`design/flow/run.sh`:
```
#!/bin/bash
# the make line also repeats each setting of config.mk as NAME=value (left out here)
make -C /OpenROAD-flow-scripts/flow DESIGN_CONFIG=/design/flow/config.mk WORK_HOME=/design/flow/orfs CLKGATE_MAP_FILE= finish
```
`design/flow/constraint.sdc`:
```
create_clock -name core_clock -period 6.05 [get_ports {clk}]
set_input_delay 1.2100 -clock core_clock [delete_from_list [all_inputs] [get_ports {clk}]]
set_output_delay 1.2100 -clock core_clock [all_outputs]
set_load 0.01 [all_outputs]
```
`design/flow/config.mk`:
```
export PLATFORM = sky130hd
export DESIGN_NAME = dut
export DESIGN_NICKNAME = dut
export VERILOG_FILES = /design/flow/design.v
export SDC_FILE = /design/flow/constraint.sdc
export NUM_CORES = 4
export LEC_CHECK = 0
export ABC_AREA = 1
export CAP_MARGIN = 20
export CORE_ASPECT_RATIO = 1.45
export CORE_MARGIN = 2
export CORE_UTILIZATION = 69
export CTS_CLUSTER_DIAMETER = 189
export CTS_CLUSTER_SIZE = 96
export PLACE_DENSITY = 0.6
export SLEW_MARGIN = 20
export TNS_END_PERCENT = 10
```
`design/flow/design.v`:
```
`timescale 1ns/1ps
module dut #(
    parameter int DATAW = 16
)(
    input  wire                 clk,
    input  wire                 rst_n,
    input  wire                 in_valid,
    output wire                 in_ready,
    input  wire signed [DATAW-1:0] in_data,
    output reg                  out_valid,
    input  wire                 out_ready,
    output reg signed [2*DATAW-1:0] out_data
);
    assign in_ready = rst_n && (!out_valid || out_ready);
    always @(posedge clk or negedge rst_n) begin
        if (!rst_n) begin
            out_valid <= 1'b0;
            out_data  <= '0;
        end else begin
            if (in_valid && in_ready) begin
                out_data  <= in_data * in_data;  
                out_valid <= 1'b1;
            end else if (out_valid && out_ready) begin
                out_valid <= 1'b0;
            end
        end
    end
endmodule
```
==> results.txt, run 1 <==
Implementation status.

- The number of hold-repair buffers added at the cts stage is 0.
- For this run the aggregate overflow at the end of global routing stands at 30.
- The tool reported: "[ERROR GRT-0232] Routing congestion too high. Check the congestion heatmap in the GUI".
- The commonest register cell is sky130_fd_sc_hd__dfrtp_1.
- Buffers placed on the I/O ports in this run total 52.
- The average instance in the mapped netlist occupies 7.78 um^2.
- After Yosys synthesis, and, or, nand and nor cells account for 18.8% of the synthesized area.
- The clock buffer count from CTS is 5.
- The number of storage elements in the synthesis netlist is 32.
- The xor and xnor area share after synthesis is 1.90%.
- The summed standard-cell area reported by yosys is 0.0110 mm^2.
- The sequential element share of the synthesized area is 7.26%.
- The dominant cell type by area after synthesis is sky130_fd_sc_hd__fa_1.
- Counting every instance in the synthesized netlist gives 1,419.
- The area fraction in compound gates after synthesis is 3.12%.
- The cell sitting at the root of the clock tree is a sky130_fd_sc_hd__clkbuf_16.
- The global routing usage summed across all routing layers is 75.3%.
- The number of instances in the placed design is 1,796.
- The gate-level netlist out of Yosys references 34 unique cell types.
- By area the synthesized netlist is led by sky130_fd_sc_hd__fa_1 (42%), sky130_fd_sc_hd__inv_1 (15%), sky130_fd_sc_hd__nand2_1 (12%).
- The total die area is 0.0170 mm^2.
- Yosys reports that the leading cell type by area covers 42.3% of the netlist area.
- The multiplexer area fraction after synthesis is 0%.
- The commonest cells after synthesis are sky130_fd_sc_hd__inv_1 (433), sky130_fd_sc_hd__nand2_1 (350), sky130_fd_sc_hd__fa_1 (233).
- The die width is 109 um.
- The H-tree generated during clock tree synthesis spans 2 levels.
- The run stopped with a tool error.
- After synthesis the cells add up to 0.0110 mm^2.
- Progress stopped at global routing.
- Synthesis produced a netlist with a net count of 1,761.
- The share of flip-flops with an asynchronous set or reset is 100%.
- The initial core utilization is 70.6%.
- The placeable core area is 0.0156 mm^2.
- The clock net sink count is 32.
- The prevailing logic family in the synthesized netlist is adder cells.
- The area fraction in full adders, half adders and majority gates is 52.4%.
- 54 I/O pins were placed.
- Counting the warning lines in the Yosys log gives 1.
- Per the CTS log, the buffer count on the longest clock path is 2.
- sky130_fd_sc_hd__inv_1 is the most common cell in the netlist.
- Per the gpl log, the routability congestion estimate is 1.00.
- Prior to clock tree synthesis, the placed netlist has a worst setup slack of -0.848 ns.
- The placement row count is 55.
- The vertical die dimension reported for this design is 156 um.
- The detailed-placement wirelength estimate is 24.4 mm.
- The post-placement cell area is 0.0130 mm^2.
- In the Yosys report the total cell count is 1,419.
- The post-synth count of flops with an enable pin is 0.
layer usage:
layer	overflow	GRT usage, %
met5	0	18.0
met4	19	78.1
met3	0	61.8
met2	11	90.5
met1	0	73.9
stage by stage:
stage                     utilization, %  hold WS (ns)
after detailed placement            83.3         0.466
after CTS                           91.2         0.482
after floorplan                        -         0.515
after global placement              83.3         0.463
timing repair:
action | CTS
gates cloned | 6
setup endpoints to repair | 23
buffers inserted | 38
gates resized | 239
pin swaps | 97
==> inputs of run 2 (changes only) <==
- ABC_AREA: 1 -> unset
- CORE_ASPECT_RATIO: 1.45 -> unset
- CORE_UTILIZATION: 69 -> 72
- CTS_CLUSTER_DIAMETER: 189 -> 86
- CTS_CLUSTER_SIZE: 96 -> 24
- PLACE_DENSITY: 0.6 -> unset
- PLACE_DENSITY_LB_ADDON: unset -> 0.27
- TNS_END_PERCENT: 10 -> unset
- clock period: 6.05 -> 6.86 ns (I/O delays scaled with it)
==> run 2 against run 1 <==
  * The flow again stops in global routing
  * Area after synthesis shrank 6.8%
  * Synthesized cell count shrank 20%
  * Die size decreased by 10%
==> results.txt, run 2 <==
Implementation status.

- The clock net sink count is 32.
- Once placement completed, the tool counted placed cells totaling 1,514.
- According to the floorplan report, the die height is 124 um.
- The placeable core area is 0.0139 mm^2.
- The stopping stage is global routing.
- The area fraction in full adders, half adders and majority gates is 56.2%.
- The number of storage elements in the synthesis netlist is 32.
- Global routing used 71.2% of the available tracks.
- The cell area that synthesis handed to floorplanning was 0.0103 mm^2.
- The first error in the log reads "[ERROR GRT-0232] Routing congestion too high. Check the congestion heatmap in the GUI".
- In the synthesized netlist, the number of instances is 1,138.
- In the synthesized netlist, mux cells make up 0.0973% of the area.
- The initial core utilization is 73.8%.
- The number of buffers on the longest clock path is 2.
- The placer congestion estimate is 0.917.
- Synthesis produced a netlist with a net count of 1,480.
- Yosys attributes the largest share of cell area to sky130_fd_sc_hd__fa_1 (45%), sky130_fd_sc_hd__inv_1 (12%), sky130_fd_sc_hd__ha_1 (11%).
- The number of levels in the clock H-tree is 2.
- Per the synth stats, the proportion of register bits with asynchronous set or reset is 100%.
- By count the netlist is led by sky130_fd_sc_hd__inv_1 (329), sky130_fd_sc_hd__fa_1 (233), sky130_fd_sc_hd__nand2_1 (125).
- The total of warnings raised by yosys is 1.
- Looking at the cell usage after synthesis, the top flip-flop cell is sky130_fd_sc_hd__dfrtp_1.
- The number of hold-repair buffers added at the cts stage is 0.
- The number of enable flip-flop cells is 0.
- The xor and xnor area share after synthesis is 3.49%.
- CTS added clock buffers totalling 5.
- The yosys stat cell total is 1,138.
- After synthesis, the netlist uses 56 different library cells.
- The prevailing logic family in the synthesized netlist is adder cells.
- The count of buffers added on input and output ports is 52.
- The dominant cell type by area after synthesis is sky130_fd_sc_hd__fa_1.
- For this design the top-level I/O count stands at 54.
- In this run the clock root is driven by a sky130_fd_sc_hd__clkbuf_16.
- In the Yosys report, the sequential cells make up 7.78% of the chip area.
- For reference, simple AND, OR, NAND and NOR cells occupy 11.0% of the area reported after synthesis.
- After global routing the overflow that remains totals 6.
- Dividing the synthesized area by the synthesized cell count gives 9.04 um^2.
- The flow did not finish.
- Measured along the x axis, the die boundary spans 124 um.
- Of the post-synthesis cell area, the dominant cell type holds 45.3%.
- Note, the detailed placer reported a final HPWL of 24.4 mm.
- The most common cell in the netlist is sky130_fd_sc_hd__inv_1.
- The synthesized netlist has a Yosys-reported chip area of 0.0103 mm^2.
- The total die area is 0.0153 mm^2.
- The initialized floorplan defines 43 standard-cell rows.
- In this run, the synthesized area fraction spent on AND-OR/OR-AND gates is recorded as 7.97%.
==> run 2: per-stage QoR <==
| step | worst slack [ns] | instance area, um^2 |
|---|---|---|
| 2_1_floorplan | 0.00906 | 10300 |
| 3_3_place_gp | -0.408 | 12300 |
| 3_5_place_dp | -0.605 | 12300 |
| 4_1_cts | 0.00518 | 12600 |
==> run 2: layer usage <==
metal | track usage [%] | overflow
met1 | 70.3 | 0
met3 | 57.8 | 0
met5 | 24.7 | 0
met4 | 67.5 | 3
met2 | 88.5 | 3
==> run 2: repair_timing <==
item | CTS
setup endpoints to repair | 15
resized | 38
setup buffers | 1
cloned | 2
pin swaps | 11
==> inputs of run 3 (changes only) <==
- CTS_CLUSTER_DIAMETER: 86 -> unset
- CTS_CLUSTER_SIZE: 24 -> unset
- clock period: 6.86 -> 7.03 ns (I/O delays scaled with it)
==> run 3 against run 2 <==
  * Now fails the layout checks on negative setup slack
  * Synthesized cell count is the same
  * Area after synthesis is the same
  * Die size is the same
==> results.txt, run 3 <==
Physical implementation.

- Yosys shows that the main logic family after synthesis is adder cells.
- The flow ran to the end, but the layout failed its checks.
- In this design, the critical path's most frequently occurring cell is sky130_fd_sc_hd__fa_1.
- Once detail routing completed, the nets flagged for antenna violations numbered 0.
- The area fraction in full adders, half adders and majority gates is 56.2%.
- The number of standard cells in the layout, taps in and fillers out is 1,528.
- For reference, the most critical setup path is categorized as in -> reg.
- The number of instances in the placed design is 1,508.
- The initial core utilization is 73.8%.
- The signal on the critical path passes through dlygate4sd2_1 > inv_1 > buf_4 > ha_1 > xnor2_1 > fa_1 > fa_1 > fa_2 > fa_1 > inv_1 > fa_1 > inv_1 > ha_4 > nand2_1 > buf_4 > nor2_1 > a21boi_1 > or3_1 > a31oi_1.
- The via count of the first global-routing pass came to 9,891.
- The total setup violations reported at the end of the flow is 15.
- A clean result was blocked by negative setup slack.
- On the critical path the largest part of the delay comes from adder cells.
- Warnings reported by Yosys during synthesis add up to 1.
- The clock tree skew after final layout is 0.00587 ns.
- The placeable core area is 0.0139 mm^2.
- At the later pin of the worst-skew pair, clock insertion delay measures 0.28 ns.
- The clock period minus final worst setup slack is 7.38 ns.
- The clock buffer count from CTS is 5.
- The wire-length estimate of the detail-placed layout is 24.2 mm.
- The hold-critical path endpoint is out_data[31].
- Along the worst hold path, the cell count comes to 2.
- The clock net in this run drives a total of 32 sinks.
- The yosys stat cell total is 1,138.
- The logic depth of the worst path, buffers included is 19.
- Per the synthesis report, the simple-gate share of the synthesized area is 11.0%.
- After layout, the worst path uses 105% of the clock period.
- The netlist uses 56 different library cells.
- The count of warning messages emitted by the tools is 29.
- The multiplexer area fraction after synthesis is 0.0973%.
- The launching instance or port of the critical path is in_data[8].
- The summed standard-cell area reported by yosys is 0.0103 mm^2.
- Counting flops with an async set or reset pin after synthesis yields a share of 100%.
- The smallest hold slack is 0.479 ns.
- The first-pass GRT wire length is 46.2 mm.
- The number of buffer and inverter stages on the critical path is 6.
- The number of maximum-capacitance violations is 0.
- The cell area after synthesis is 0.0103 mm^2.
- The total count of max-transition violations in the final report is 0.
- The routed wire length is 35.2 mm.
- Relative to the synthesized area, the layout overhead comes to 25.0%.
- Post-synth the commonest register cell is sky130_fd_sc_hd__dfrtp_1.
- TritonCTS built the clock tree.
- The floorplan has 43 rows.
- The number of antenna violations at the first check in global routing is 2.
- The launching element type of the critical path is an input port.
- The number of cells traversed by the worst register-to-register path is 6.
- The detailed-route via count is 9,639.
- The global route stage reports its total congestion overflow as 0.
- The finished design was reported to have a net count of 1,687.
- The most common cell in the netlist is sky130_fd_sc_hd__inv_1.
- The type of element capturing the critical path is a flip-flop.
- Yosys reports that the leading cell type by area covers 45.3% of the netlist area.
- Summed over all instances, the cell type with the most area after synthesis is sky130_fd_sc_hd__fa_1.
- The routed via count divided by cell count is 6.31.
- The number of hold violations in the final report is 0.
- The register-to-register setup slack is 5.30 ns.
- The pre-antenna-repair detailed-routing pass consisted of 7 iterations.
- The report puts the hold buffer count at CTS at 0.
- The area of all placed cells without fillers is 0.0129 mm^2.
- The tree is rooted in a sky130_fd_sc_hd__clkbuf_16.
- The gate count of the mapped netlist is 1,138.
- The post-placement cell area is 0.0122 mm^2.
- In this run the critical register-to-register path is captured at out_data[20].
- The number of storage elements in the synthesis netlist is 32.
- The global routing report lists combined usage of all routing layers as 40.1%.
- Measured along the y axis, the die boundary spans 124 um.
- At floorplan, the net count of the design was reported as 1,480.
- After floorplanning, the die was sized to cover 0.0153 mm^2.
- The average instance area after synthesis is 9.04 um^2.
- The layout filler cell count is 519.
- The first-iteration detailed-routing DRC count is 1,180.
- The critical path data required time is 7.23 ns.
- The start of the worst register-to-register path is out_valid.
- The number of buffers on the longest clock path is 2.
- The slowest stage cell on the critical path is sky130_fd_sc_hd__xnor2_1.
- The die is 124 um wide.
- The registers of the reported paths see a clock transition of 0.05 ns.
- The sequential element share of the synthesized area is 7.78%.
- The boundary pin count is 54.
- The highest cell delay on the worst timing path is 0.67 ns.
- The capturing instance or port of the critical path is out_data[24].
- On the critical path the data arrives at 7.58 ns.
- For reference, the top cells by count after synthesis are sky130_fd_sc_hd__inv_1 (329), sky130_fd_sc_hd__fa_1 (233), sky130_fd_sc_hd__nand2_1 (125).
- The number of levels in the clock H-tree is 2.
- Of all nets on the critical path, the largest fanout is 7.
- The post-synth count of flops with an enable pin is 0.
- The DRC violations left is 0.
- Entering global routing, the biggest net connects 57 pins.
- The startpoint identified for the worst hold timing path is out_data[31].
- The main area contributors are sky130_fd_sc_hd__fa_1 (45%), sky130_fd_sc_hd__inv_1 (12%), sky130_fd_sc_hd__ha_1 (11%).
- As logged by OpenROAD, the buffers inserted on ports number 52.
- The worst slew margin relative to its limit is 46.1%.
- The area fraction in compound gates after synthesis is 7.97%.
- The transition time recorded at the tightest slew-check pin is 0.803 ns.
- The detail-routed net length per standard cell is 23.1 um.
- The upper clock frequency limit is 0.136 GHz.
- The worst hold path belongs to the class reg -> reg.
- The xor and xnor area share after synthesis is 3.49%.
- The placement summary gives the final routability congestion estimate as 0.921.
- The final timing report gives a worst setup slack of -0.349 ns.
[run 3: stage by stage]
stage / worst slack (ns) / setup TNS (ns) / util [%]
6_report: -0.349 / -3.52 / 92.3
3_3_place_gp: -0.209 / -1.61 / 87.8
4_1_cts: 0.00773 / 0 / 89.5
2_1_floorplan: 0.00216 / 0 / -
3_5_place_dp: -0.534 / -5.98 / 87.8
5_1_grt: -0.494 / -5.16 / 92.3
[run 3: per-layer routing]
layer  GRT usage (%)  vias up  part of all wire [%]
met5               0        -                     0
met4            22.8        0                    10
met3            6.18      356                    10
met2            74.0      815                    50
met1            43.6     4674                    30
li1                -     3794                     -
[run 3: cell type report]
type	instances	area [um^2]	share of cell area, %
well taps	180	225	1.75
diodes	2	5.00	0.0389
multi-input cells	740	8430	65.6
flip-flops and latches	32	801	6.23
repair buffers	237	1990	15.5
clock buffers	5	125	0.973
inverters	329	1240	9.63
clock inverters	3	42.5	0.331
[run 3: timing repair]
item,in CTS,in global routing
setup buffers,1,9
endpoints found under the hold margin,0,0
pin swaps,3,44
resized,22,73
endpoints found under the setup margin,13,19
==> inputs of run 4 (changes only) <==
- CTS_CLUSTER_DIAMETER: unset -> 85
- CTS_CLUSTER_SIZE: unset -> 24
- clock period: 7.03 -> 7.04 ns (I/O delays scaled with it)
==> run 4 against run 3 <==
  * Still fails the layout checks on negative setup slack
  * Via count increased by 1.6%
  * Clock-buffer cell count increased by 1
  * Global-route usage increased by 3.7 points
  * First-iteration DRC count increased by 2.1%
  * Non-clock buffer count decreased by 4
  * Sequential cell count unchanged
  * Clock skew increased by 0.013 ns
  * Design area decreased by 0.46%
  * Critical path type unchanged
==> results.txt, run 4 <==
Physical implementation.

- Relative to the synthesized area, the layout overhead comes to 24.5%.
- The timing report attributes the biggest portion of critical-path delay to adder cells.
- Of the combinational cells, the family taking the most area is adder cells.
- The global routing usage summed across all routing layers is 43.9%.
- In this build the clock could be raised as far as 0.137 GHz.
- The commonest register cell after synthesis is sky130_fd_sc_hd__dfrtp_1.
- Yosys reports that the leading cell type by area covers 45.3% of the netlist area.
- The hold path depth is 2.
- The category of the critical setup timing path is in -> reg.
- The first global-routing pass estimated 49.6 mm of wire.
- The critical path data required time is 7.18 ns.
- Entering global routing, the biggest net connects 57 pins.
- The number of nets in the layout is 1,683.
- The number of buffers on the longest clock path is 2.
- The detailed-placement wirelength estimate is 24.4 mm.
- The worst path uses 104% of the clock period.
- CTS saw 32 sinks.
- The total die area is 0.0153 mm^2.
- Row generation in the floorplan step produced 43 rows.
- The number of search-and-repair iterations in the first detailed-routing pass is 19.
- The number of storage elements in the synthesis netlist is 32.
- The number of cells traversed by the worst register-to-register path is 6.
- The path category of the worst min-delay check is reg -> reg.
- Looking at the max-slew report, the worst-margin pin has a slew of 0.856 ns.
- TritonCTS built the clock tree.
- The number of buffer and inverter stages on the critical path is 7.
- The capturing instance or port of the critical path is out_data[21].
- The share of flip-flops with an asynchronous set or reset is 100%.
- Per the detail_route report, routed wire per instance is 23.9 um.
- The tally of unique sky130hd cells used after synthesis is 56.
- The start of the worst register-to-register path is out_valid.
- Max-slew check failures listed in the final report amount to 0.
- The total global routing overflow is 0.
- Detailed routing inserted a total of 9,790 vias.
- The detailed router finished its first iteration with 1,205 violations.
- The number of antenna violations at the first check in global routing is 3.
- The sequential element share of the synthesized area is 7.78%.
- In this run, the synthesized area fraction spent on xor and xnor cells is recorded as 3.49%.
- The final antenna-violating net count is 0.
- The worst path setup slack after routing is -0.247 ns.
- The height of the chip is 124 um.
- Summing all flip-flop and latch instances after layout gives 801 um^2.
- The clock latency on the worst-skew pair is 0.30 ns.
- The run finished, with violations left.
- The clock period minus final worst setup slack is 7.29 ns.
- The most common cell in the netlist is sky130_fd_sc_hd__inv_1.
- The dominant cell type by area after synthesis is sky130_fd_sc_hd__fa_1.
- After synthesis, the design contains 1,138 cells according to Yosys.
- The routed wire length is 36.4 mm.
- Hold repair after CTS inserted 0 buffers.
- Per the TritonCTS log, the buffer count is 5.
- Summing every instance area after synthesis gives 0.0103 mm^2.
- According to the Yosys statistics, the synthesized design has a chip area of 0.0103 mm^2.
- For reference, full adder, half adder and majority cells occupy 56.2% of the area reported after synthesis.
- The placement summary gives the final routability congestion estimate as 0.923.
- The layout checks failed on negative setup slack.
- Endpoints failing hold in the final report were tallied at 0.
- Of the total synthesized cell area, the portion taken by AND, OR, NAND and NOR gates is 11.0%.
- The most numerous cell type found on the critical path is sky130_fd_sc_hd__fa_1.
- The layout filler cell count is 536.
- The placeable core area is 0.0139 mm^2.
- For this run, the final setup violation count is recorded as 14.
- The clock tree synthesis step divided the H-tree into 2 levels.
- The endpoint identified for the worst register-to-register timing path is out_data[20].
- Ranked by total cell area, the synthesized netlist is headed by sky130_fd_sc_hd__fa_1 (45%), sky130_fd_sc_hd__inv_1 (12%), sky130_fd_sc_hd__ha_1 (11%).
- The logic depth of the worst path, buffers included is 23.
- Per the post-CTS timing run, clock transition at the registers of the reported paths is 0.05 ns.
- The final timing report lists clock skew as 0.0193 ns.
- The DRC violations left is 0.
- The worst hold path terminates at out_data[11].
- The average instance area after synthesis is 9.04 um^2.
- Per STA, the highest per-stage delay on the worst path measures 0.55 ns.
- The combinational cell area excluding buffers and inverters is 0.00841 mm^2.
- The count of warning messages emitted by the tools is 31.
- The clock tree root buffer cell is sky130_fd_sc_hd__clkbuf_16.
- The boundary pin count is 54.
- Per the post-synthesis report, the nets total 1,480.
- The area fraction in compound gates after synthesis is 7.97%.
- The type of element capturing the critical path is a flip-flop.
- The arrival time at the worst endpoint is 7.42 ns.
- The worst slew margin relative to its limit is 42.8%.
- The slowest stage cell on the critical path is sky130_fd_sc_hd__fa_1.
- Per the OpenROAD floorplan log, the width of the die is 124 um.
- The initial core utilization is 73.8%.
- The synthesized design contains 0 enable-type register cells.
- The gate count of the mapped netlist is 1,138.
- Counting instances in the post-synthesis netlist gives the leading cell types as sky130_fd_sc_hd__inv_1 (329), sky130_fd_sc_hd__fa_1 (233), sky130_fd_sc_hd__nand2_1 (125).
- Per STA, the startpoint of the critical path is in_data[14].
- The finished layout reports a core utilization of 91.9%.
- The number of maximum-capacitance violations is 0.
- The routed via count divided by cell count is 6.42.
- Counting the warning lines in the Yosys log gives 1.
- The maximum net fanout on the critical path is 11.
- Multiplexer cells account for 0.0973% of the synthesized area.
- The launching element type of the critical path is an input port.
- Walking the worst path, the cells encountered are clkdlybuf4s50_1 > buf_4 > buf_4 > nand2_1 > xnor2_1 > ha_1 > inv_1 > fa_1 > inv_1 > fa_1 > fa_1 > fa_1 > inv_1 > fa_1 > inv_1 > ha_4 > nand2_1 > nor2_1 > o211a_4 > o21bai_1 > a31oi_2 > xnor2_1 > o21ai_1.
- The startpoint of the most critical hold path is out_data[11].
- The count of input and output buffers is 52.
- The via count of the first global-routing pass is 10.5k.
- Across all register-to-register paths, the minimum setup slack is 5.27 ns.
[run 4: cell type report]
type | instances | share of cell area (%)
Multi-Input combinational cell | 740 | 65.7
Timing Repair Buffer | 233 | 15.3
Inverter | 329 | 9.67
Sequential cell | 32 | 6.25
Tap cell | 180 | 1.76
Clock buffer | 6 | 1.01
Clock inverter | 2 | 0.274
Antenna cell | 2 | 0.0391
[run 4: what timing repair did]
action	in CTS	in global routing
gates cloned	0	1
resized	28	59
pin swaps	5	21
setup buffers	1	4
endpoints found under the setup margin	13	19
hold endpoints to repair	0	0
[run 4: routing by layer]
layer  vias up  track usage [%]  share of wire (%)
met4         0             31.6                 11
met5         -                0                  0
met1      4669             45.2                 30
met2       925             77.8                 48
met3       416             10.1                 11
li1       3780                -                  -
[run 4: stage by stage]
stage	setup slack, ns	cells	hold WS [ns]	cell area [um^2]	TNS, ns
2_1_floorplan	0.0102	1138	0.514	10300	0
3_3_place_gp	-0.202	1508	0.459	12200	-1.50
3_5_place_dp	-0.464	1508	0.475	12200	-5.30
4_1_cts	0.00548	1517	0.482	12500	0
5_1_grt	-0.451	1523	0.513	12800	-4.97
6_report	-0.247	1524	0.479	12800	-1.27
==> inputs of run 5 (changes only) <==
- CORE_UTILIZATION: 72 -> 40
- CTS_CLUSTER_DIAMETER: 85 -> unset
- CTS_CLUSTER_SIZE: 24 -> unset
- PLACE_DENSITY: unset -> 0.6
- PLACE_DENSITY_LB_ADDON: 0.27 -> unset
- clock period: 7.04 -> 5.46 ns (I/O delays scaled with it)
==> run 5 against run 4 <==
  * The layout still fails its checks (negative setup slack)
  * Final cell count is 17% higher
  * Critical path type unchanged
  * Area after synthesis stayed put
  * Design area is 16% higher
  * Clock skew is 0.018 ns lower
  * Global-route usage is 23 points lower
  * Worst setup slack worse by 0.45 ns
  * Clock-buffer cell count is 2 higher
  * Core utilization is 33 points lower
  * Non-clock buffer count is 106 higher
==> results.txt, run 5 <==
Physical implementation.

- The number of antenna violations at the first check in global routing is 0.
- Summed over all nets, wire length on met2 after detailed routing comes to 14.8 mm.
- The clock net sink count is 32.
- The routed via count divided by cell count is 4.74.
- The final antenna-violating net count is 0.
- The worst path setup slack after routing is -0.693 ns.
- The count of input and output buffers is 52.
- The met1 wire length is 10.3 mm.
- Warnings reported by Yosys during synthesis add up to 1.
- For this design, the CTS-stage hold fixing added 0 buffers.
- The via count of the first global-routing pass was 9,405.
- The initial core utilization is 40.9%.
- The synthesized netlist occupies a cell area of 0.0103 mm^2.
- The post-synthesis share of cell area spent on and, or, nand and nor gates is 11.0%.
- The first global-routing pass estimated 44.2 mm of wire.
- The number of storage elements in the synthesis netlist is 32.
- Clock latency on the worst-skew pair, taken at its later pin, is 0.27 ns.
- The count of warning messages emitted by the tools is 32.
- For hold timing, the worst endpoint is out_data[3].
- The met3 wire length is 677 um.
- In the final routed layout, each cell accounts on average for 14.8 um.
- The number of search-and-repair iterations in the first detailed-routing pass is 4.
- Global routing consumed, over all layers together, 20.7% of the routing resources.
- The path category of the worst min-delay check is reg -> reg.
- The area fraction in full adders, half adders and majority gates is 56.2%.
- The placement row count is 58.
- For reference, the top cells by area after synthesis are sky130_fd_sc_hd__fa_1 (45%), sky130_fd_sc_hd__inv_1 (12%), sky130_fd_sc_hd__ha_1 (11%).
- The clock period minus final worst setup slack is 6.15 ns.
- Among the stages of the critical path, the cell type that occurs most often is sky130_fd_sc_hd__fa_1.
- In this run, synthesis inferred 0 flip-flops with an integrated enable.
- The summed standard-cell area reported by yosys is 0.0103 mm^2.
- The total overflow left after global routing is 0.
- The area fraction in compound gates after synthesis is 7.97%.
- The highest cell delay on the worst timing path is 0.54 ns.
- The total die area is 0.0270 mm^2.
- The report counts max-capacitance violations totalling 0.
- The maximum net fanout on the critical path is 6.
- The smallest hold slack is 0.476 ns.
- The gate count of the mapped netlist is 1,138.
- The critical path is of the in -> reg type.
- Per STA, the endpoint of the critical path is out_data[28].
- The cell-mix breakdown from Yosys lists the XOR/XNOR area share as 3.49%.
- The detailed-route via count is 8,435.
- Setup repair after global routing could not meet its margin everywhere.
- The final cycle utilization of the critical path is 113%.
- The pin count of the biggest net entering global routing is 57.
- The number of buffers on the longest clock path is 2.
- Per the synthesis report, the number of distinct cell types is 56.
- Per the CTS log, the root buffer master is sky130_fd_sc_hd__clkbuf_16.
- The area added between synthesis and finish is 44.6%.
- The number of inserted diodes is 0.
- The timing report gives the worst reg2reg path a setup slack of 3.45 ns.
- The sequential element share of the synthesized area is 7.78%.
- The startpoint of the most critical hold path is out_data[3].
- After routing, the total negative slack on setup checks comes to -11.43 ns.
- The prevailing logic family in the synthesized netlist is adder cells.
- The placeable core area is 0.0252 mm^2.
- The slowest stage cell on the critical path is sky130_fd_sc_hd__fa_2.
- TritonCTS built the clock tree.
- 54 I/O pins were placed.
- After layout, the setup clock skew is reported as 0.00131 ns.
- The share of flip-flops with an asynchronous set or reset is 100%.
- Routability-driven placement finished with a final weighted congestion of 0.853.
- Yosys reports that the most numerous cell types are sky130_fd_sc_hd__inv_1 (329), sky130_fd_sc_hd__fa_1 (233), sky130_fd_sc_hd__nand2_1 (125).
- The logic depth of the worst path, buffers included is 20.
- The hold path depth is 2.
- The launching element type of the critical path is an input port.
- The number of cells traversed by the worst register-to-register path is 5.
- STA classifies the critical path endpoint as a flip-flop.
- Dividing the synthesized area by the synthesized cell count gives 9.04 um^2.
- The height of the chip is 164 um.
- After synthesis, the largest area contributor takes up 45.3% of total cell area.
- The first-iteration detailed-routing DRC count is 305.
- The number of nets in the layout is 1,789.
- The detailed-placement wirelength estimate is 21.7 mm.
- The clock buffer count from CTS is 5.
- The script reports the combined buffer and inverter count of the critical path as 6.
- The layout checks failed on negative setup slack.
- The number of hold violations in the final report is 0.
- Setup violations remaining at the end of the flow were counted as 22.
- The clock edge transition at the registers on the reported setup and hold paths is 0.05 ns.
- The arrival time of data at the worst endpoint is listed as 6.28 ns.
- For the pin with the worst max-slew slack, the measured transition is 0.901 ns.
- The number of levels in the clock H-tree is 2.
- The flow ran to the end, but the layout failed its checks.
- Sorting the Yosys area breakdown by cell type puts at the top sky130_fd_sc_hd__fa_1.
- The multiplexer area fraction after synthesis is 0.0973%.
- The start of the worst register-to-register path is out_valid.
- In the Yosys report the total cell count is 1,138.
- The die width is 164 um.
- The launching instance or port of the critical path is in_data[10].
- The most frequently used library cell after synthesis is sky130_fd_sc_hd__inv_1.
- The detailed router used layers up to and including met4.
- Among cell families on the critical path, the largest total delay comes from adder cells.
- The DRC violations left is 0.
- For this run, the top clock speed supported by timing is 0.163 GHz.
- The critical path data required time is 5.58 ns.
- The total count of max-transition violations in the final report is 0.
- The synthesized net count is 1,480.
- The routed design has 26.4 mm of wire.
- The worst slew margin relative to its limit is 39.7%.
- For reference, the critical path cell chain is clkbuf_4 > buf_12 > and2_4 > fa_1 > inv_1 > fa_2 > fa_1 > fa_1 > inv_2 > fa_1 > fa_1 > ha_4 > nand4_1 > or2_4 > o211ai_4 > buf_4 > buf_6 > a31oi_4 > xor2_1 > o21ai_1.
- The capture point of the worst register-to-register path is recorded as out_data[20].
- For this run, the leading register cell type out of synthesis is sky130_fd_sc_hd__dfrtp_1.
-- run 5: repair_timing --
action | CTS | global route
endpoints found under the setup margin | 24 | 23
pin swaps | 95 | 112
resized | 174 | 155
gates cloned | 2 | 2
setup buffers | 50 | 31
hold endpoints to repair | 0 | 0
-- run 5: cell type report --
cell class / count / area, um^2
Clock buffer: 8 / 146
Fill cell: 2177 / 10300
Inverter: 329 / 1240
Multi-Input combinational cell: 740 / 9220
Sequential cell: 32 / 801
Tap cell: 330 / 413
Timing Repair Buffer: 339 / 3060
-- run 5: metal layers --
layer	vias to the layer above	global-route usage (%)
met4	0	4.07
li1	3993	-
met1	4273	24.6
met2	121	40.7
met3	48	1.68
met5	-	0
-- run 5: metrics by stage --
step           utilization (%)  instances  setup slack, ns  cell area (um^2)
2_1_floorplan                -       1138           -0.660             10800
3_3_place_gp              51.9       1688            -1.37             13100
3_5_place_dp              51.9       1688            -1.40             13100
4_1_cts                   56.0       1747           -0.779             14100
5_1_grt                   59.1       1778           -0.869             14900
6_report                  59.1       1778           -0.693             14900
==> inputs of run 6 (changes only) <==
- CORE_UTILIZATION: 40 -> 72
- PLACE_DENSITY: 0.6 -> 0.73
- SETUP_SLACK_MARGIN: unset -> -0.44
- TNS_END_PERCENT: unset -> 5
- clock period: 5.46 -> 5.82 ns (I/O delays scaled with it)
==> run 6 against run 5 <==
  * Synthesized cell count unchanged
  * Area after synthesis unchanged
  * Die size decreased by 44%
  * The run now fails in global routing
==> results.txt, run 6 <==
Implementation status.

- After its last routability iteration, the placer logged a weighted congestion of 0.888.
- Across every metal layer, demand over resource in global routing totals 67.6%.
- The number of enable flip-flop cells is 0.
- The total global routing overflow is 6.
- A synthesized cell averages 9.04 um^2.
- The run stopped with a tool error.
- The clock tree root buffer cell is sky130_fd_sc_hd__clkbuf_16.
- The area fraction in full adders, half adders and majority gates is 56.2%.
- In this run, the synthesized area fraction spent on xor and xnor cells is recorded as 3.49%.
- Port buffering added 52 buffers.
- The placeable core area is 0.0139 mm^2.
- The horizontal die dimension reported for this design is 124 um.
- The area share of the leading cell type in the synthesized netlist is 45.3%.
- According to the I/O placement log, the pin count is 54.
- Once detailed placement completed, the half-perimeter wirelength came to 24.4 mm.
- The synthesis run shows the most used standard cells to be sky130_fd_sc_hd__inv_1 (329), sky130_fd_sc_hd__fa_1 (233), sky130_fd_sc_hd__nand2_1 (125).
- The chip area line in the Yosys stat output reads 0.0103 mm^2.
- The gate count of the mapped netlist is 1,138.
- The post-synthesis share of cell area spent on and, or, nand and nor gates is 11.0%.
- The sequential element share of the synthesized area is 7.78%.
- The tool reported: "[ERROR GRT-0232] Routing congestion too high. Check the congestion heatmap in the GUI".
- For reference, compound AND-OR and OR-AND cells occupy 7.97% of the area reported after synthesis.
- Measured against the total synthesized area, the mux share comes to 0.0973%.
- Once placement completed, the tool counted placed cells totaling 1,533.
- The placement row count is 43.
- Before placement the cells fill 73.8% of the core.
- The number of hold-repair buffers added at the cts stage is 0.
- The number of buffers on the longest clock path is 2.
- The most common cell in the netlist is sky130_fd_sc_hd__inv_1.
- The synthesis run identifies the leading combinational cell family as adder cells.
- The stopping stage is global routing.
- The clock net sink count is 32.
- Per the post-synthesis report, the nets total 1,480.
- The share of flip-flops with an asynchronous set or reset is 100%.
- Logged for this run, the post-placement worst setup slack is -1.36 ns.
- The number of storage elements in the synthesis netlist is 32.
- The synthesis report lists the Yosys warning total as 1.
- After floorplanning, the die was sized to cover 0.0153 mm^2.
- The gate-level netlist out of Yosys references 56 unique cell types.
- The clock buffer count from CTS is 5.
- The synthesis report lists the most area-consuming cells as sky130_fd_sc_hd__fa_1 (45%), sky130_fd_sc_hd__inv_1 (12%), sky130_fd_sc_hd__ha_1 (11%).
- The yosys stat cell total is 1,138.
- The number of levels in the clock H-tree is 2.
- Sorting the Yosys area breakdown by cell type puts at the top sky130_fd_sc_hd__fa_1.
- Looking at the cell usage after synthesis, the top flip-flop cell is sky130_fd_sc_hd__dfrtp_1.
- The die is 124 um tall.
- The cell area that synthesis handed to floorplanning was 0.0103 mm^2.
## run 6: stage by stage
step / util, % / area, um^2
after CTS: 91.9 / 12800
after detailed placement: 89.6 / 12500
after global placement: 89.6 / 12500
after floorplan: - / 10400
## run 6: what timing repair did
action                                 in CTS
buffers inserted                           11
gates resized                              87
pin swaps                                  31
setup endpoints to repair                  21
cloned                                      1
endpoints found under the hold margin       0
## run 6: routing by layer
metal	GRT usage, %	GRT overflow
met1	65.2	0
met2	89.0	6
met3	46.6	0
met4	71.9	0
met5	13.5	0
==> inputs of run 7 (changes only) <==
- CORE_UTILIZATION: 72 -> 30
- PLACE_DENSITY: 0.73 -> 0.6
- SETUP_SLACK_MARGIN: -0.44 -> unset
- TNS_END_PERCENT: 5 -> unset
- clock period: 5.82 -> 7.29 ns (I/O delays scaled with it)
==> run 7 against run 6 <==
  * The run now finishes clean
  * Die size is 130% higher
  * Synthesized cell count is the same
  * Area after synthesis stayed put
==> results.txt, run 7 <==
Physical implementation.

- The flow ran to the end and the layout has no timing, DRC or antenna violations.
- The synthesized design contains 32 register bits.
- TritonCTS built the clock tree.
- The pre-CTS setup slack is -0.178 ns.
- The reg-to-reg endpoint is out_data[20].
- Total global-route track usage over all layers is 13.9%.
- The total of warnings raised by yosys is 1.
- The smallest clock period supported by the final layout is computed as 7.06 ns.
- The clock tree root buffer cell is sky130_fd_sc_hd__clkbuf_16.
- The main area contributors are sky130_fd_sc_hd__fa_1 (45%), sky130_fd_sc_hd__inv_1 (12%), sky130_fd_sc_hd__ha_1 (11%).
- The final antenna diode tally reported by the flow is 0.
- The capturing instance or port of the critical path is out_data[29].
- In the Yosys stats the netlist draws on 56 distinct library cells.
- The maximum net fanout on the critical path is 5.
- The first-iteration detailed-routing DRC count is 342.
- On the critical path, the stage with the largest delay is an instance of sky130_fd_sc_hd__fa_2.
- The number of buffer and inverter stages on the critical path is 5.
- The logs give a warning total of 30.
- The number of maximum-capacitance violations recorded for the run is 0.
- Between clock sinks in the finished design, the worst skew comes to 0.00618 ns.
- The category of the critical setup timing path is in -> reg.
- The multiplexer area fraction after synthesis is 0.0973%.
- For reference, the top logic cell family by area is adder cells.
- Setup repair after global routing could not meet its margin everywhere.
- After detailed placement, the total cell area comes to 0.0122 mm^2.
- Of the synthesized area, sequential elements account for 7.78%.
- The register-to-register setup slack is 5.29 ns.
- The number of hold violations in the final report is 0.
- In the routed layout, each cell is associated on average with a via count of 4.45.
- Summed over its instances, the top area cell type makes up 45.3% of the synthesized netlist area.
- The utilization of the core after routing is 36.9%.
- CTS built an H-tree with a depth of 2.
- For this design the top-level I/O count stands at 54.
- After the last flow step, the layout net total stands at 1,625.
- The yosys stat cell total is 1,138.
- The most common cell in the netlist is sky130_fd_sc_hd__inv_1.
- The placeable core area is 0.0336 mm^2.
- The number of instances in the placed design is 1,722.
- The area fraction in compound gates after synthesis is 7.97%.
- The first global-routing pass estimated 40.1 mm of wire.
- The area added between synthesis and finish is 20.6%.
- The via count of the first global-routing pass is 8,265.
- Entering global routing, the biggest net connects 57 pins.
- The commonest register cell after synthesis is sky130_fd_sc_hd__dfrtp_1.
- For reference, the top cells by count after synthesis are sky130_fd_sc_hd__inv_1 (329), sky130_fd_sc_hd__fa_1 (233), sky130_fd_sc_hd__nand2_1 (125).
- The type of element capturing the critical path is a flip-flop.
- The startpoint identified for the worst hold timing path is out_data[0].
- The kind of cell with the highest combined delay along the critical path is adder cells.
- The tightest min-delay check is of the reg -> reg type.
- The logic depth of the worst path, buffers included is 20.
- The final cycle utilization of the critical path is 96.9%.
- Per STA, the worst path is made up of clkdlybuf4s50_1 > buf_4 > and2_1 > fa_2 > buf_4 > fa_1 > fa_1 > fa_1 > fa_1 > inv_1 > fa_1 > inv_1 > ha_1 > a21o_1 > a21oi_2 > o21ai_1 > a21oi_2 > a31oi_2 > or3_1 > nand3_1.
- The total global routing overflow is 0.
- Nets still carrying antenna violations after routing amount to 0.
- For reference, XOR and XNOR gates occupy 3.49% of the area reported after synthesis.
- Setup violations remaining at the end of the flow were counted as 0.
- In the synthesized netlist the async set-or-reset flop fraction comes to 100%.
- The share of the core area taken by cells at floorplan is 30.6%.
- TritonRoute reported its final design rule violation total as 0.
- The number of antenna violations at the first check in global routing is 0.
- The total die area is 0.0358 mm^2.
- The height of the chip is 189 um.
- The highest cell delay on the worst timing path is 0.63 ns.
- Per the skew report, the later register of the worst-skew pair sees a clock latency of 0.28 ns.
- The gate count of the mapped netlist is 1,138.
- The congestion estimate from routability-driven global placement came to 0.909.
- Counting stages on the worst path, the most repeated cell is sky130_fd_sc_hd__fa_1.
- The clock buffer count from CTS is 5.
- The launching element type of the critical path is an input port.
- The number of enable flip-flop cells is 0.
- The worst slew margin relative to its limit is 37.5%.
- The wire-length estimate of the detail-placed layout is 21.1 mm.
- The post-synthesis share of cell area spent on and, or, nand and nor gates is 11.0%.
- The upper clock frequency limit is 0.142 GHz.
- For this sky-water flow run, the detailed-routed wirelength per cell is reported as 13.7 um.
- The number of cells traversed by the worst register-to-register path is 5.
- The clock passes through at most 2 buffers.
- The critical path data required time is 7.51 ns.
- In this run the critical register-to-register path is launched from out_valid.
- In the post-route analysis, the smallest setup slack over all paths is 0.227 ns.
- The placement row count is 67.
- The arrival time at the worst endpoint is 7.28 ns.
- The first detailed-routing pass took 5 iterations.
- After routing the design area is 0.0124 mm^2.
- In the hold report, the worst path ends at out_data[0].
- The hold path depth is 2.
- The launch point of the critical path was reported as in_data[15].
- For this run, the number of standard cells in the final layout without fillers is 1,731.
- The clock edge transition at the registers on the reported setup and hold paths is 0.05 ns.
- In the synthesis report, Yosys lists the chip area as 0.0103 mm^2.
- The count of input and output buffers is 52.
- Per the synthesis report, the adder-cell share of the synthesized area is 56.2%.
- A synthesized cell averages 9.04 um^2.
- The die width is 189 um.
- The routed wire length is 23.7 mm.
- Counting every net in the synthesized netlist gives 1,480.
- The clock net sink count is 32.
- For this block, the via count after detailed routing is 7,702.
- For the pin with the worst max-slew slack, the measured transition is 0.935 ns.
- After synthesis the cells add up to 0.0103 mm^2.
- Pins over their slew limit in the final report were tallied at 0.
- Of all cell types, the one taking the most synthesized area is sky130_fd_sc_hd__fa_1.
## run 7: what timing repair did
item	CTS	global route
endpoints found under the setup margin	0	14
hold buffers	0	0
setup buffers	0	2
resized	0	21
## run 7: per-stage QoR
stage	TNS [ns]	hold slack, ns
2_1_floorplan	0	0.514
3_3_place_gp	-0.585	0.462
3_5_place_dp	-0.961	0.466
4_1_cts	0	0.479
5_1_grt	-0.0619	0.497
6_report	0	0.475
## run 7: area by class of cell
| class | count | area, um^2 |
|---|---|---|
| Sequential cell | 32 | 801 |
| Timing Repair Buffer | 175 | 1500 |
| Inverter | 329 | 1230 |
| Tap cell | 448 | 561 |
| Fill cell | 3442 | 21200 |
| Multi-Input combinational cell | 740 | 8160 |
| Clock buffer | 7 | 153 |
## run 7: layer usage
metal	GRT usage [%]	share of wire [%]	vias to the layer above
met2	25.6	54	93
met3	1.26	2.2	17
met5	0	0	-
met1	18.0	43	3929
li1	-	-	3663
met4	1.92	0.82	0
==> inputs of run 8 (changes only) <==
- ABC_AREA: unset -> 1
- CORE_ASPECT_RATIO: unset -> 0.7
- CORE_UTILIZATION: 30 -> 64
- CTS_CLUSTER_DIAMETER: unset -> 189
- CTS_CLUSTER_SIZE: unset -> 96
- PLACE_DENSITY: 0.6 -> 0.39
- TNS_END_PERCENT: unset -> 10
- clock period: 7.29 -> 4.35 ns (I/O delays scaled with it)
==> run 8 against run 7 <==
  * Now fails the layout checks on negative setup slack
  * Design area increased by 25%
  * Sequential share of layout area decreased by 1.3 points
  * Via count increased by 51%
  * Synthesized cell count increased by 25%
  * Clock skew decreased by 0.0017 ns
  * Clock-buffer cell count decreased by 1
  * Die size decreased by 49%
  * Worst hold slack improved by 0.0027 ns
  * Critical endpoint is now out_data[24]
==> results.txt, run 8 <==
Physical implementation.

- In the synthesized netlist, mux cells make up 0% of the area.
- Detailed placement finished with a half-perimeter wire length of 25.8 mm.
- Measured along the x axis, the die boundary spans 161 um.
- The final cycle utilization of the critical path is 144%.
- In this run the tightest slew margin relative to its limit is 52.7%.
- The DRC violations left is 0.
- The total global routing overflow is 0.
- The number of levels in the clock H-tree is 2.
- TritonRoute output was used to compute an average wire per cell of 23.2 um.
- The synthesized design devotes to its leading area cell type 42.3% of total area.
- Data on the critical path is required at its endpoint by 4.53 ns.
- Setup repair after global routing could not meet its margin everywhere.
- The count of input and output buffers is 52.
- After routing, the total negative slack on setup checks comes to -41.38 ns.
- The final timing report derives a shortest allowable period of 6.25 ns.
- For this run, the final setup violation count is recorded as 27.
- The clock buffer count from CTS is 5.
- The sequential element share of the synthesized area is 7.26%.
- The cell-mix breakdown from Yosys lists the adder-cell area share as 52.4%.
- Wires add up to 45.0 mm.
- STA classifies the critical path startpoint as an input port.
- The TritonCTS clock tree is built.
- The number of search-and-repair iterations in the first detailed-routing pass is 8.
- The core region is 0.0170 mm^2.
- The logic depth of the worst path, buffers included is 22.
- The placement row count is 40.
- The commonest register cell after synthesis is sky130_fd_sc_hd__dfrtp_1.
- Entering global routing, the biggest net connects 47 pins.
- Sorting the synthesized cells by how often they occur yields sky130_fd_sc_hd__inv_1 (433), sky130_fd_sc_hd__nand2_1 (350), sky130_fd_sc_hd__fa_1 (233).
- After synthesis, the cell types taking the most area are sky130_fd_sc_hd__fa_1 (42%), sky130_fd_sc_hd__inv_1 (15%), sky130_fd_sc_hd__nand2_1 (12%).
- For reference, the critical path is captured by out_data[24].
- In this design, the largest share of critical-path delay is due to adder cells.
- In the Yosys stats the netlist draws on 34 distinct library cells.
- The highest clock rate this design can be run at is 0.160 GHz.
- Per the OpenROAD floorplan log, the area of the die is 0.0183 mm^2.
- The initial core utilization is 64.9%.
- In this design, the critical path's most frequently occurring cell is sky130_fd_sc_hd__fa_1.
- The height of the chip is 114 um.
- In the synthesized netlist, the number of instances is 1,419.
- The number of instances in the placed design is 1,865.
- The slew at the pin closest to its max-slew limit is 0.706 ns.
- At the later pin of the worst-skew pair, clock insertion delay measures 0.29 ns.
- At floorplan, the net count of the design was reported as 1,761.
- The clock edge transition at the registers on the reported setup and hold paths is 0.06 ns.
- The number of cells reported by Yosys stat comes to 1,419.
- The start of the worst register-to-register path is out_valid.
- The placer congestion estimate is 0.994.
- Across every metal layer, demand over resource in global routing totals 45.4%.
- Per the synthesis report, the XOR/XNOR share of the synthesized area is 1.90%.
- Walking the worst path, the cells encountered are clkdlybuf4s15_2 > buf_6 > nand2_1 > fa_1 > fa_1 > fa_1 > inv_1 > fa_2 > fa_1 > inv_1 > fa_1 > inv_1 > ha_4 > nand2_4 > nor2_4 > inv_4 > nor3_4 > nand3_2 > nand3_2 > nand2_1 > nand3_1 > nand2_1.
- The number of standard cells in the layout, taps in and fillers out is 1,943.
- The number of nets in the layout is 2,050.
- The final antenna-violating net count is 0.
- The average instance area after synthesis is 7.78 um^2.
- The number of antenna violations at the first check in global routing is 3.
- sky130_fd_sc_hd__inv_1 is the most common cell in the netlist.
- The tool warning count for the run is 34.
- Failing layout checks were recorded as negative setup slack.
- Per the final report, max-transition violations number 0.
- The boundary pin count is 54.
- The number of cells on the worst reg-to-reg path is 6.
- STA lists the startpoint of the worst hold path as out_data[30].
- Looking at the clock tree report, the root buffer type is sky130_fd_sc_hd__clkbuf_16.
- The detailed-route via count is 11.6k.
- Grouping non-sequential cells by family puts the most area in adder cells.
- Per the CTS log, the buffer count on the longest clock path is 2.
- The dominant cell type by area after synthesis is sky130_fd_sc_hd__fa_1.
- The hold-critical path endpoint is out_data[30].
- The number of storage elements in the synthesis netlist is 32.
- The clock net sink count is 32.
- The reg-to-reg endpoint is out_data[4].
- Per STA, the highest per-stage delay on the worst path measures 0.83 ns.
- Yosys mapped a number of flops with a built-in enable equal to 0.
- The launching instance or port of the critical path is in_data[6].
- The post-synthesis share of cell area spent on and, or, nand and nor gates is 18.8%.
- The utilization of the core after routing is 90.9%.
- The first-pass GRT wire length is 63.1 mm.
- Summing every instance area after synthesis gives 0.0110 mm^2.
- Max fanout on the critical path was recorded as 5.
- The number of buffer and inverter stages on the critical path is 6.
- The area added between synthesis and finish is 40.1%.
- Across all setup checks in the final design, the least slack found is -1.90 ns.
- The slowest stage cell on the critical path is sky130_fd_sc_hd__fa_1.
- The register-to-register setup slack is 2.53 ns.
- The path class of the tightest hold or removal check is reg -> reg.
- The routed design shows a via density per instance of 5.97.
- The worst setup path is captured at a flip-flop.
- The run finished, with violations left.
- The report counts max-capacitance violations totalling 0.
- The number of cells on the worst hold path is listed as 2.
- The smallest hold slack is 0.477 ns.
- The via count of the first global-routing pass came to 11.9k.
- The category of the critical setup timing path is in -> reg.
- The warning tally printed by Yosys for this design is 1.
- At the worst endpoint, the arrival time is 6.42 ns.
- Counting flops with an async set or reset pin after synthesis yields a share of 100%.
- The first-iteration detailed-routing DRC count is 1,648.
- Counting endpoints that fail hold in the final report gives 0.
- The summed standard-cell area reported by yosys is 0.0110 mm^2.
- In the final run the clock tree shows a worst skew of 0.00447 ns.
- Of the total synthesized cell area, the portion taken by AND-OR and OR-AND cells is 3.12%.
-- run 8: per-layer routing --
| metal | track usage (%) | vias to the layer above | wire length, um |
|---|---|---|---|
| met5 | 0 | - | 45 |
| met4 | 21.4 | 2 | 3640 |
| met3 | 14.1 | 408 | 6440 |
| met2 | 73.0 | 1087 | 19500 |
| met1 | 56.9 | 5473 | 15400 |
| li1 | - | 4625 | - |
-- run 8: repair_timing --
action,4_1_cts,5_1_grt
endpoints found under the setup margin,27,27
cloned,6,0
resized,304,81
hold buffers,0,0
pin swaps,128,58
setup buffers,55,7
-- run 8: cell type report --
class	count	area, um^2
multi-input combinational	903	9620
fill	685	1550
antenna	3	7.51
sequential	32	801
tap	231	289
clock inverter	2	35.0
inverter	444	1690
clock buffer	6	129
timing repair buffer	322	2900
-- run 8: stage by stage --
stage / worst slack (ns) / cell area, um^2
after floorplan: -1.35 / 11300
after global placement: -2.25 / 13400
after detailed placement: -2.30 / 13400
after CTS: -1.41 / 15200
after global routing: -2.06 / 15500
final: -1.90 / 15500
==> inputs of run 9 (changes only) <==
- ABC_AREA: 1 -> unset
- CELL_PAD_IN_SITES_GLOBAL_PLACEMENT: unset -> 0
- CORE_ASPECT_RATIO: 0.7 -> 1.73
- CORE_UTILIZATION: 64 -> 40
- CTS_CLUSTER_DIAMETER: 189 -> 336
- CTS_CLUSTER_SIZE: 96 -> 98
- GPL_ROUTABILITY_DRIVEN: unset -> 0
- PLACE_DENSITY: 0.39 -> 0.44
- SETUP_SLACK_MARGIN: unset -> -0.66
- TNS_END_PERCENT: 10 -> 15
- clock period: 4.35 -> 7.5 ns (I/O delays scaled with it)
==> run 9 against run 8 <==
  * Now clean on timing, DRC and antenna
  * Wire length shrank 38%
  * Sequential share of layout area rose by 1.4 points
  * Sequential cell count did not move
  * Core utilization fell by 43 points
  * Area after synthesis fell by 6.8%
  * Synthesized cell count down 20%
  * Clock-buffer cell count did not move
  * Final cell count shrank 18%
  * Design area decreased by 22%
  * Critical endpoint is now out_data[20]
  * Largest cell class unchanged
==> results.txt, run 9 <==
Physical implementation.

- Across all stage logs, warnings added up to 29.
- In the synthesized netlist, mux cells make up 0.0973% of the area.
- Max fanout on the critical path was recorded as 11.
- The post-synthesis share of cell area spent on and, or, nand and nor gates is 11.0%.
- Buffers inserted to repair hold after CTS numbered 0.
- The number of cells traversed by the worst register-to-register path is 5.
- Leaving out filler cells and counting taps, the final layout contains 1,588.
- The worst slew margin relative to its limit is 38.3%.
- The clock tree root buffer cell is sky130_fd_sc_hd__clkbuf_16.
- Derived from the worst setup path, the maximum achievable clock frequency is 0.138 GHz.
- The synthesis report lists the most area-consuming cells as sky130_fd_sc_hd__fa_1 (45%), sky130_fd_sc_hd__inv_1 (12%), sky130_fd_sc_hd__ha_1 (11%).
- The launching instance or port of the critical path is in_data[2].
- The routed via count divided by cell count is 4.85.
- The detailed-placement wirelength estimate is 24.8 mm.
- The family with the most delay on the worst path is adder cells.
- The post-route setup TNS is 0 ns.
- The first global-routing pass estimated 44.9 mm of wire.
- The number of cells on the worst hold path is listed as 2.
- For reference, compound AND-OR and OR-AND cells occupy 7.97% of the area reported after synthesis.
- In this run, synthesis inferred 0 flip-flops with an integrated enable.
- The placeable core area is 0.0254 mm^2.
- The warning tally printed by Yosys for this design is 1.
- The critical path data required time is 7.71 ns.
- Per the finish-stage timing summary, setup violations number 0.
- The number of cells upsized or downsized after cts is 0.
- The detailed-route via count is 7,707.
- Across every metal layer, demand over resource in global routing totals 21.5%.
- The clock edge transition at the registers on the reported setup and hold paths is 0.05 ns.
- The startpoint of the most critical hold path is out_data[17].
- The number of inserted diodes is 0.
- Traced cell by cell, the critical path runs through clkdlybuf4s50_1 > buf_12 > and2_1 > fa_1 > inv_1 > fa_1 > fa_1 > inv_1 > fa_1 > fa_1 > inv_1 > fa_1 > inv_1 > ha_1 > buf_4 > nand2_1 > o21ai_0 > nand3_1 > o211ai_2 > a31oi_2 > or4_1 > nand3_1.
- The clock passes through at most 2 buffers.
- In the routed design, unresolved DRC markers number 0.
- The clock net sink count is 32.
- The tally of unique sky130hd cells used after synthesis is 56.
- Synthesis produced a netlist with a net count of 1,480.
- The area fraction in full adders, half adders and majority gates is 56.2%.
- Post-synth the commonest register cell is sky130_fd_sc_hd__dfrtp_1.
- The detail-routed net length per standard cell is 17.5 um.
- The logic depth of the worst path, buffers included is 22.
- The cell area after synthesis is 0.0103 mm^2.
- Synthesis produced 1,138 cells.
- The xor and xnor area share after synthesis is 3.49%.
- The post-synth register bit count is 32.
- The die width is 126 um.
- The clock buffer count from CTS is 5.
- Among the stages of the critical path, the cell type that occurs most often is sky130_fd_sc_hd__fa_1.
- The number of levels in the clock H-tree is 2.
- The final antenna-violating net count is 0.
- Entering global routing, the biggest net connects 57 pins.
- STA classifies the critical path endpoint as a flip-flop.
- The number of antenna violations at the first check in global routing is 0.
- The register-to-register setup slack is 5.48 ns.
- The die covers 0.0271 mm^2.
- At the floorplan stage, the core utilization is reported as 40.4%.
- The most common cell in the netlist is sky130_fd_sc_hd__inv_1.
- The number of buffer and inverter stages on the critical path is 7.
- The OpenROAD report gives the critical path a data arrival time of 7.46 ns.
- The number of hold violations in the final report is 0.
- The sequential element share of the synthesized area is 7.78%.
- The number of search-and-repair iterations in the first detailed-routing pass is 4.
- The capturing instance or port of the critical path is out_data[20].
- The routed wire length is 27.8 mm.
- The path category of the worst min-delay check is reg -> reg.
- The area share of the leading cell type in the synthesized netlist is 45.3%.
- For this run, asynchronously set or reset flops after synthesis account for 100%.
- The final timing summary puts the cycle share of the worst path at 96.6%.
- The die is 215 um tall.
- Summed over all instances, the cell type with the most area after synthesis is sky130_fd_sc_hd__fa_1.
- Per the placement report, the placed cell count is 1,580.
- On the critical path, the stage with the largest delay is an instance of sky130_fd_sc_hd__fa_1.
- The hold-critical path endpoint is out_data[17].
- Per the timing report, the most critical flop-to-flop path originates at out_valid.
- The TritonCTS clock tree is built.
- Counting instances in the post-synthesis netlist gives the leading cell types as sky130_fd_sc_hd__inv_1 (329), sky130_fd_sc_hd__fa_1 (233), sky130_fd_sc_hd__nand2_1 (125).
- The run finished with no timing, DRC or antenna violations.
- Max-slew check failures listed in the final report amount to 0.
- Yosys reports a chip area of 0.0103 mm^2.
- The clock period minus final worst setup slack is 7.25 ns.
- The placement row count is 77.
- The smallest hold slack is 0.477 ns.
- The placement report lists the number of port buffers as 52.
- The finished design was reported to have a net count of 1,613.
- After clock tree synthesis, the setup repair step added 0 buffers.
- The pre-CTS setup slack is -0.0542 ns.
- The launching element type of the critical path is an input port.
- The later pin in the worst-skew pair is clocked with a latency of 0.28 ns.
- Looking at the reg2reg group, the worst path ends at out_data[20].
- The report counts max-capacitance violations totalling 0.
- The highest cell delay on the worst timing path is 0.59 ns.
- The clock arrives with 0.00380 ns of skew.
- The via count of the first global-routing pass was 8,817.
- The prevailing logic family in the synthesized netlist is adder cells.
- The average instance area after synthesis is 9.04 um^2.
- For reference, the most critical setup path is categorized as in -> reg.
- The worst path meets setup with 0.254 ns of slack.
- The transition time recorded at the tightest slew-check pin is 0.923 ns.
- The yosys stat cell total is 1,138.
- The total global routing overflow is 0.
- In this run the layout overhead on the synthesized area is reported as 17.9%.
- The first-iteration detailed-routing DRC count is 152.
- The boundary pin count is 54.
## run 9: routing by layer
layer | up-vias | part of all wire [%] | GRT usage (%)
met5 | - | 0 | 0
met4 | 0 | 2.6 | 5.05
met3 | 32 | 1.1 | 1.64
met2 | 58 | 64 | 46.6
met1 | 3988 | 32 | 20.7
li1 | 3629 | - | -
## run 9: layout make-up
class	instances	area (um^2)
clock inverters	2	10.0
repair buffers	163	1440
multi-input cells	740	8110
well taps	316	395
flip-flops and latches	32	801
inverters	329	1230
fillers	2638	13300
clock buffers	6	139
## run 9: metrics by stage
| step | utilization (%) | instance area [um^2] |
|---|---|---|
| 2_1_floorplan | - | 10300 |
| 3_3_place_gp | 47.1 | 12000 |
| 3_5_place_dp | 47.1 | 12000 |
| 4_1_cts | 47.7 | 12100 |
| 5_1_grt | 47.7 | 12100 |
| 6_report | 47.7 | 12100 |
